west:
## top_module
module top_module(
    input  wire        clkr,
    input  wire        rst,
    input  wire        rxr,
    input  wire [4:0]  btnr,
    output wire        spr,
    output wire [7:0]  hr,
    output wire [7:0]  mr,
    output wire [4:0]  date,
    output wire [4:0]  month,
    output wire [7:0]  year,
    output wire [6:0]  seg,
    output wire [3:0]  an,
    output wire        dp
);
For scale: roughly 160 flip-flops, ~55 I/O pins, about 10000 µm² of cells after synthesis.
clock: 8.14 ns
lec_check: 0
cap_margin: 20
core_margin: 2
core_utilization: 70
cts_cluster_size: 35
slew_margin: 20
run.sh (not shown) runs the stock make flow with config.mk's settings and CLKGATE_MAP_FILE=.
Input changes introduced in east (baseline for comparison: west):
# west
export LEC_CHECK = 0
export CAP_MARGIN = 20
export CORE_MARGIN = 2
export CORE_UTILIZATION = 70
export CTS_CLUSTER_SIZE = 35
export SLEW_MARGIN = 20
create_clock -name core_clock -period 8.14 [get_ports {clkr}]
# east
export LEC_CHECK = 0
export ABC_AREA = 1
export CAP_MARGIN = 20
export CORE_MARGIN = 2
export CORE_UTILIZATION = 65
export CTS_CLUSTER_SIZE = 73
export SLEW_MARGIN = 20
create_clock -name core_clock -period 5.22 [get_ports {clkr}]
--- outcome ---
- [east] flow finished | final checks: failed | reasons: negative setup slack
- Min final standard cell utilization of the core across west and east: west
- east ended with less area after synthesis than west.
- Compared with west, buffer count excluding the clock tree in the final layout in east increased by more than 100%.
- As of east, number of nets at floorplan had risen by more than 10% compared to west.
- Of east and west, it is east that has the lower yosys synthesis chip area.
- east: xor and xnor fraction of the mapped netlist area is 1.4 points lower than what west reported.
- Per the comparison of east with west, cell-internal power moved up, combinational power share up 29 points, share of total power in the clock network fell 13 points, power share of the sequential group lost 16 points.


Starting RTL as in the previous note.
export LEC_CHECK = 0
export ABC_AREA = 1
export CAP_MARGIN = 5
export CELL_PAD_IN_SITES_DETAIL_PLACEMENT = 2
export CELL_PAD_IN_SITES_GLOBAL_PLACEMENT = 1
export CORE_MARGIN = 10
export CORE_UTILIZATION = 30
export GPL_ROUTABILITY_DRIVEN = 0
export GPL_TIMING_DRIVEN = 0
export HOLD_SLACK_MARGIN = 0.24
export MAX_ROUTING_LAYER = met5
export MIN_ROUTING_LAYER = met1
export PLACE_DENSITY = 0.41
export SETUP_SLACK_MARGIN = -0.21
export SLEW_MARGIN = 10
export TNS_END_PERCENT = 85
create_clock -name core_clock -period 9.04 [get_ports {clkr}]
The starting point produced a clean layout.
Next try:
- ABC_AREA: 1 -> not set
- CAP_MARGIN: 5 -> 20
- CELL_PAD_IN_SITES_DETAIL_PLACEMENT: 2 -> not set
- CELL_PAD_IN_SITES_GLOBAL_PLACEMENT: 1 -> not set
- CORE_MARGIN: 10 -> 2
- CORE_UTILIZATION: 30 -> 40
- GPL_ROUTABILITY_DRIVEN: 0 -> not set
- GPL_TIMING_DRIVEN: 0 -> not set
- HOLD_SLACK_MARGIN: 0.24 -> not set
- MAX_ROUTING_LAYER: met5 -> not set
- MIN_ROUTING_LAYER: met1 -> not set
- PLACE_DENSITY: 0.41 -> not set
- SETUP_SLACK_MARGIN: -0.21 -> not set
- SLEW_MARGIN: 10 -> 20
- TNS_END_PERCENT: 85 -> not set
- clock period: 9.04 -> 10.0 ns (I/O delays scaled with it)
Effect: Routed wire length is lower by 25%. Via count came out lower by 9.1%. Area after synthesis came out higher by 3.3%. Sequential cell count does not change.


## lane 3
top_module again, from the RTL that the note above started with.
// top_module
module top_module(
    input  wire        clkr,
    input  wire        rst,
    input  wire        rxr,
    input  wire [4:0]  btnr,
    output wire        spr,
    output wire [7:0]  hr,
    output wire [7:0]  mr,
    output wire [4:0]  date,
    output wire [4:0]  month,
    output wire [7:0]  year,
    output wire [6:0]  seg,
    output wire [3:0]  an,
    output wire        dp
);
    reg [4:0] btnr_prev;
    reg [4:0] btnr_sync;
    wire btn_time_edge;
    wire btn_date_edge;
    wire btn_stopwatch;
    wire btn_sw_reset;       
    wire btn_sw_startstop;   
    always @(posedge clkr) begin
        if (rst) begin
            btnr_sync <= 5'b0;
            btnr_prev <= 5'b0;
        end else begin
            btnr_sync <= btnr;
            btnr_prev <= btnr_sync;
        end
    end
    assign btn_time_edge = btnr_sync[0] && !btnr_prev[0];
    assign btn_date_edge = btnr_sync[1] && !btnr_prev[1];
    assign btn_stopwatch = btnr_sync[2];   
    assign btn_sw_reset = btnr_sync[3] && !btnr_prev[3];      
    assign btn_sw_startstop = btnr_sync[4] && !btnr_prev[4];  
    reg tx_start;
    reg [7:0] tx_data;
    wire tx_busy;
    wire tx_out;
    uart_tx #(
        .BAUD_RATE(9600),
        .CLOCK_FREQ(153_600)
    ) uart_tx_inst (
        .clk(clkr),
        .rst(rst),
        .tx_start(tx_start),
        .tx_data(tx_data),
        .tx(tx_out),
        .tx_busy(tx_busy)
    );
    assign spr = tx_out;
    reg [1:0] tx_state;
    localparam TX_IDLE = 0, TX_WAIT_BUSY = 1, TX_WAIT_DONE = 2;
    always @(posedge clkr) begin
  ...
export LEC_CHECK = 0
export CAP_MARGIN = 20
export CORE_ASPECT_RATIO = 1.9
export CORE_MARGIN = 8
export CORE_UTILIZATION = 58
export CTS_CLUSTER_DIAMETER = 400
export CTS_CLUSTER_SIZE = 99
export SLEW_MARGIN = 20
export TNS_END_PERCENT = 5
create_clock -name core_clock -period 10.0 [get_ports {clkr}]
Relative to lane 3, the following input files were edited for lane 4:
-- flow/config.mk --
<<< lane 3, line 9
export CORE_ASPECT_RATIO = 1.9
export CORE_MARGIN = 8
export CORE_UTILIZATION = 58
export CTS_CLUSTER_DIAMETER = 400
export CTS_CLUSTER_SIZE = 99
>>> lane 4, line 9
export CELL_PAD_IN_SITES_GLOBAL_PLACEMENT = 2
export CORE_MARGIN = 2
export CORE_UTILIZATION = 40
export CTS_CLUSTER_DIAMETER = 333
export CTS_CLUSTER_SIZE = 93
export PLACE_DENSITY = 0.42
export SETUP_SLACK_MARGIN = -0.96
<<< lane 3, line 15
export TNS_END_PERCENT = 5
>>> lane 4, line 17
export TNS_END_PERCENT = 15
Findings:
- Compared with lane 3, in lane 4 number of ports placed on the die boundary essentially unchanged; maximum frequency has remained practically unchanged.
- Against lane 3 as the reference, lane 4 delivers a lower share of cell area taken by multi-input logic gates.
- Fraction of the yosys area taken by sequential cells: lane 3 vs lane 4, no meaningful difference
- Number of placed cells counting well taps in lane 4 is 8.5% above lane 3.
- Layout overhead on the synthesized area: lane 4 > lane 3
- Compared lane 4 against lane 3; part of the cycle the worst path needs within noise.
No activity file was given, so power comes from the tool's default toggle rates.
